==> inputs of wip/violet <==
// convolution_stage2
module convolution_stage2 (
          in1,
          in2,
          in3,
          in4,
          in5,
          in6,
          in7,
          in8,
          clk,
          rst,
          start,
          conv_out
  );
input [99:0] in1, in2, in3, in4, in5, in6, in7, in8;
input         clk, rst, start;
output reg [7:0] conv_out;
wire  [3:0]  in1_1, in1_2, in1_3, in1_4, in1_5, in1_6, in1_7, in1_8, in1_9, in1_10, in1_11, in1_12, in1_13;
wire [3:0]   in1_14, in1_15, in1_16, in1_17, in1_18, in1_19, in1_20, in1_21, in1_22, in1_23, in1_24, in1_25;
wire  [3:0]  in2_1, in2_2, in2_3, in2_4, in2_5, in2_6, in2_7, in2_8, in2_9, in2_10, in2_11, in2_12, in2_13;
wire [3:0]   in2_14, in2_15, in2_16, in2_17, in2_18, in2_19, in2_20, in2_21, in2_22, in2_23, in2_24, in2_25;
wire  [3:0]  in3_1, in3_2, in3_3, in3_4, in3_5, in3_6, in3_7, in3_8, in3_9, in3_10, in3_11, in3_12, in3_13;
wire [3:0]   in3_14, in3_15, in3_16, in3_17, in3_18, in3_19, in3_20, in3_21, in3_22, in3_23, in3_24, in3_25;
wire  [3:0]  in4_1, in4_2, in4_3, in4_4, in4_5, in4_6, in4_7, in4_8, in4_9, in4_10, in4_11, in4_12, in4_13;
wire [3:0]   in4_14, in4_15, in4_16, in4_17, in4_18, in4_19, in4_20, in4_21, in4_22, in4_23, in4_24, in4_25;
wire  [3:0]  in5_1, in5_2, in5_3, in5_4, in5_5, in5_6, in5_7, in5_8, in5_9, in5_10, in5_11, in5_12, in5_13;
wire [3:0]   in5_14, in5_15, in5_16, in5_17, in5_18, in5_19, in5_20, in5_21, in5_22, in5_23, in5_24, in5_25;
wire  [3:0]  in6_1, in6_2, in6_3, in6_4, in6_5, in6_6, in6_7, in6_8, in6_9, in6_10, in6_11, in6_12, in6_13;
wire [3:0]   in6_14, in6_15, in6_16, in6_17, in6_18, in6_19, in6_20, in6_21, in6_22, in6_23, in6_24, in6_25;
wire  [3:0]  in7_1, in7_2, in7_3, in7_4, in7_5, in7_6, in7_7, in7_8, in7_9, in7_10, in7_11, in7_12, in7_13;
wire [3:0]   in7_14, in7_15, in7_16, in7_17, in7_18, in7_19, in7_20, in7_21, in7_22, in7_23, in7_24, in7_25;
wire  [3:0]  in8_1, in8_2, in8_3, in8_4, in8_5, in8_6, in8_7, in8_8, in8_9, in8_10, in8_11, in8_12, in8_13;
  ...
clock: 6.47 ns
lec_check: 0
abc_area: 1
cap_margin: 20
core_margin: 2
core_utilization: 72
cts_cluster_diameter: 379
cts_cluster_size: 100
setup_slack_margin: -0.62
slew_margin: 20
run.sh (not shown) runs the stock make flow with config.mk's settings and CLKGATE_MAP_FILE=.
==> wip/amber (differences from wip/violet) <==
==> flow/config.mk (replaced) <==
export PLATFORM = sky130hd
export DESIGN_NAME = convolution_stage2
export DESIGN_NICKNAME = convolution_stage2
export VERILOG_FILES = /design/flow/design.v
export SDC_FILE = /design/flow/constraint.sdc
export NUM_CORES = 4
export LEC_CHECK = 0
export CAP_MARGIN = 20
export CORE_MARGIN = 2
export CORE_UTILIZATION = 52
export SLEW_MARGIN = 20
==> flow/constraint.sdc (replaced) <==
create_clock -name core_clock -period 8.15 [get_ports {clk}]
set_input_delay 1.6300 -clock core_clock [delete_from_list [all_inputs] [get_ports {clk}]]
set_output_delay 1.6300 -clock core_clock [all_outputs]
set_load 0.01 [all_outputs]
==> wip/delta (differences from wip/violet) <==
==> flow/config.mk (replaced) <==
export PLATFORM = sky130hd
export DESIGN_NAME = convolution_stage2
export DESIGN_NICKNAME = convolution_stage2
export VERILOG_FILES = /design/flow/design.v
export SDC_FILE = /design/flow/constraint.sdc
export NUM_CORES = 4
export LEC_CHECK = 0
export CAP_MARGIN = 20
export CORE_MARGIN = 2
export CORE_UTILIZATION = 68
export CTS_CLUSTER_DIAMETER = 223
export CTS_CLUSTER_SIZE = 97
export SETUP_SLACK_MARGIN = 1.96
export SLEW_MARGIN = 20
export TNS_END_PERCENT = 5
==> flow/constraint.sdc (replaced) <==
create_clock -name core_clock -period 8.15 [get_ports {clk}]
set_input_delay 1.6300 -clock core_clock [delete_from_list [all_inputs] [get_ports {clk}]]
set_output_delay 1.6300 -clock core_clock [all_outputs]
set_load 0.01 [all_outputs]
==> results <==
wip/amber finished but failed the layout checks on setup timing. wip/violet did not get past global routing (GRT-0116). wip/delta reached the layout checks and failed them: setup timing.
In wip/amber the cell count is larger than in wip/delta, by about 5%.
Die area, highest first: wip/amber, wip/violet, wip/delta.
In wip/violet the synthesized cell count is higher than in wip/amber, by 31%.
Between wip/amber and wip/delta, the lower worst hold slack is in wip/amber (gap 16 ps).
Between wip/amber and wip/delta, the lower first-iteration DRC count is in wip/amber (gap about 30%, measured against wip/delta).
Between wip/delta and wip/amber, the lower routed wire length is in wip/amber (gap about 6%, measured against wip/amber).
In wip/amber the area after synthesis is lower than in wip/violet, by about 5.6%.
In wip/amber the via count is smaller than in wip/delta, by 6.3%.

========
==> wip/fjord: inputs <==
Starting RTL as in the previous note.
Settings: LEC_CHECK=0, ABC_AREA=1, CAP_MARGIN=20, CELL_PAD_IN_SITES_DETAIL_PLACEMENT=1, CORE_ASPECT_RATIO=1.17, CORE_MARGIN=4, CORE_UTILIZATION=52, CTS_CLUSTER_SIZE=86, HOLD_SLACK_MARGIN=0.07, MAX_ROUTING_LAYER=met4, PLACE_DENSITY_LB_ADDON=0.07, SETUP_SLACK_MARGIN=0.13, SLEW_MARGIN=20, TNS_END_PERCENT=90; clock period 22.0 ns.
==> inputs of wip/garnet, as changes to wip/fjord <==
- ABC_AREA: 1 -> not set
- CELL_PAD_IN_SITES_DETAIL_PLACEMENT: 1 -> not set
- CORE_ASPECT_RATIO: 1.17 -> not set
- CORE_MARGIN: 4 -> 2
- CORE_UTILIZATION: 52 -> 68
- CTS_CLUSTER_SIZE: 86 -> not set
- HOLD_SLACK_MARGIN: 0.07 -> not set
- MAX_ROUTING_LAYER: met4 -> not set
- PLACE_DENSITY_LB_ADDON: 0.07 -> not set
- SETUP_SLACK_MARGIN: 0.13 -> -0.12
- TNS_END_PERCENT: 90 -> not set
==> flow/constraint.sdc (replaced) <==
create_clock -name core_clock -period 11.9 [get_ports {clk}]
set_input_delay 2.3800 -clock core_clock [delete_from_list [all_inputs] [get_ports {clk}]]
set_output_delay 2.3800 -clock core_clock [all_outputs]
set_load 0.01 [all_outputs]
==> inputs of wip/zinc, as changes to wip/fjord <==
- ABC_AREA: 1 -> not set
- CELL_PAD_IN_SITES_DETAIL_PLACEMENT: 1 -> not set
- CORE_ASPECT_RATIO: 1.17 -> not set
- CORE_MARGIN: 4 -> 2
- CORE_UTILIZATION: 52 -> 24
- CTS_CLUSTER_SIZE: 86 -> not set
- HOLD_SLACK_MARGIN: 0.07 -> not set
- MAX_ROUTING_LAYER: met4 -> not set
- PLACE_DENSITY_LB_ADDON: 0.07 -> not set
- SETUP_SLACK_MARGIN: 0.13 -> not set
- TNS_END_PERCENT: 90 -> not set
==> flow/constraint.sdc (replaced) <==
create_clock -name core_clock -period 13.5 [get_ports {clk}]
set_input_delay 2.7000 -clock core_clock [delete_from_list [all_inputs] [get_ports {clk}]]
set_output_delay 2.7000 -clock core_clock [all_outputs]
set_load 0.01 [all_outputs]
==> inputs of wip/harbor, as changes to wip/fjord <==
- CELL_PAD_IN_SITES_DETAIL_PLACEMENT: 1 -> not set
- CORE_ASPECT_RATIO: 1.17 -> not set
- CORE_MARGIN: 4 -> 2
- CORE_UTILIZATION: 52 -> 72
- CTS_CLUSTER_DIAMETER: not set -> 379
- CTS_CLUSTER_SIZE: 86 -> not set
- HOLD_SLACK_MARGIN: 0.07 -> not set
- MAX_ROUTING_LAYER: met4 -> not set
- PLACE_DENSITY_LB_ADDON: 0.07 -> not set
- SETUP_SLACK_MARGIN: 0.13 -> -0.62
- TNS_END_PERCENT: 90 -> not set
==> flow/constraint.sdc (replaced) <==
create_clock -name core_clock -period 6.47 [get_ports {clk}]
set_input_delay 1.2940 -clock core_clock [delete_from_list [all_inputs] [get_ports {clk}]]
set_output_delay 1.2940 -clock core_clock [all_outputs]
set_load 0.01 [all_outputs]
==> flow_metrics.tcl <==
# metrics dict for downstream scripts
set metrics [dict create \
    outcome "did not finish" \
    grt_usage 0.579 \
    flow.first_error "[ERROR GRT-0116] Global routing finished with congestion. Check the congestion regions in the DRC Viewer." \
    synth_cells 7243 \
    ys_cells 7243 \
    stage_where_the_flow_stopped "global routing (5_1_grt)" \
    resized_after_cts 355 \
]
[end of results for wip/garnet]
==> flow_metrics.tcl <==
# yosys + openroad results
set metrics [dict create \
    ys_cells 7243 \
    synth_cells 7243 \
    outcome "complete, no violations" \
    resized_after_cts 5 \
]
[end of results for wip/zinc]
==> flow_metrics.tcl <==
# metrics dict for downstream scripts
set metrics [dict create \
    stage_where_the_flow_stopped "global routing (5_1_grt)" \
    ys_cells 9524 \
    resized_after_cts 206 \
    outcome "did not finish" \
    flow.first_error "[ERROR GRT-0116] Global routing finished with congestion. Check the congestion regions in the DRC Viewer." \
]
[end of results for wip/harbor]
==> flow_metrics.tcl <==
# yosys + openroad results
set metrics [dict create \
    outcome "complete, no violations" \
    grt_usage 0.368 \
    resized_after_cts 0 \
    synthDistinctLibCells 39 \
    ys_cells 9524 \
    criticalPathCategory "in -> reg" \
    cp.depth 46 \
]
[end of results for wip/fjord]

========
==> run C: inputs <==
convolution_stage2 again, from the RTL that the note above started with.
make LEC_CHECK=0 CAP_MARGIN=20 CORE_ASPECT_RATIO=1.42 CORE_MARGIN=2 CORE_UTILIZATION=66 CTS_CLUSTER_DIAMETER=223 CTS_CLUSTER_SIZE=97 SETUP_SLACK_MARGIN=-0.73 SLEW_MARGIN=20 finish   # period 8.15 ns
==> inputs of run E, as changes to run C <==
- CORE_ASPECT_RATIO: 1.42 -> unset
- CORE_UTILIZATION: 66 -> 71
- CTS_CLUSTER_DIAMETER: 223 -> 200
- CTS_CLUSTER_SIZE: 97 -> 41
- SETUP_SLACK_MARGIN: -0.73 -> -0.98
==> flow/constraint.sdc (replaced) <==
create_clock -name core_clock -period 11.9 [get_ports {clk}]
set_input_delay 2.3800 -clock core_clock [delete_from_list [all_inputs] [get_ports {clk}]]
set_output_delay 2.3800 -clock core_clock [all_outputs]
set_load 0.01 [all_outputs]
==> inputs of run R, as changes to run C <==
- CORE_ASPECT_RATIO: 1.42 -> unset
- CORE_UTILIZATION: 66 -> 45
- CTS_CLUSTER_DIAMETER: 223 -> unset
- CTS_CLUSTER_SIZE: 97 -> unset
- GPL_TIMING_DRIVEN: unset -> 0
- SETUP_SLACK_MARGIN: -0.73 -> unset
==> flow/constraint.sdc (replaced) <==
create_clock -name core_clock -period 14.0 [get_ports {clk}]
set_input_delay 2.8000 -clock core_clock [delete_from_list [all_inputs] [get_ports {clk}]]
set_output_delay 2.8000 -clock core_clock [all_outputs]
set_load 0.01 [all_outputs]
==> notes <==
Run E never finished: it broke off in global routing (5_1_grt) with GRT-0116. Run R completed and failed the layout checks on antenna rules, setup timing. Run C reached the layout checks and failed them: setup timing. Against run R, the non-clock buffer count of run C is higher by 1005. In count of clock-buffer cells in the layout, run C and run R do not differ. In run R the via count is smaller than in run C, by 7.2%. In run R the wire length is higher than in run C, by 27%.
==> figures <==
Setup crit start kind: run C primary input; run E -; run R primary input
Critical path destination: run C conv_out[7]; run E -; run R conv_out[7]
Clock transition at the registers of the reported paths: run C 0.03 ns; run E -; run R 0.04 ns
Iteration count of the initial detailed-routing pass: run C 8; run E -; run R 6
Fraction of the core area covered by cells at the end of the flow: run C 88.26%; run E -; run R 54.66%
Area occupied by registers: run C 160.2 µm²; run E -; run R 160.2 µm²
Final setup violation count: run C 7; run E -; run R 1
CP startpoint: run C in6[50]; run E -; run R start
Data-path buffer share of cell area in the final layout: run C 22.59%; run E -; run R 14.76%
Nonclk inv count: run C 1246; run E -; run R 1246
Number of standard-cell rows in the floorplan: run C 134; run E 109; run R 137
Status: run C failed layout checks; run E did not finish; run R failed layout checks
Last stage reached: run C -; run E global routing (5_1_grt); run R -
Violated checks: run C setup timing; run E -; run R antenna rules, setup timing
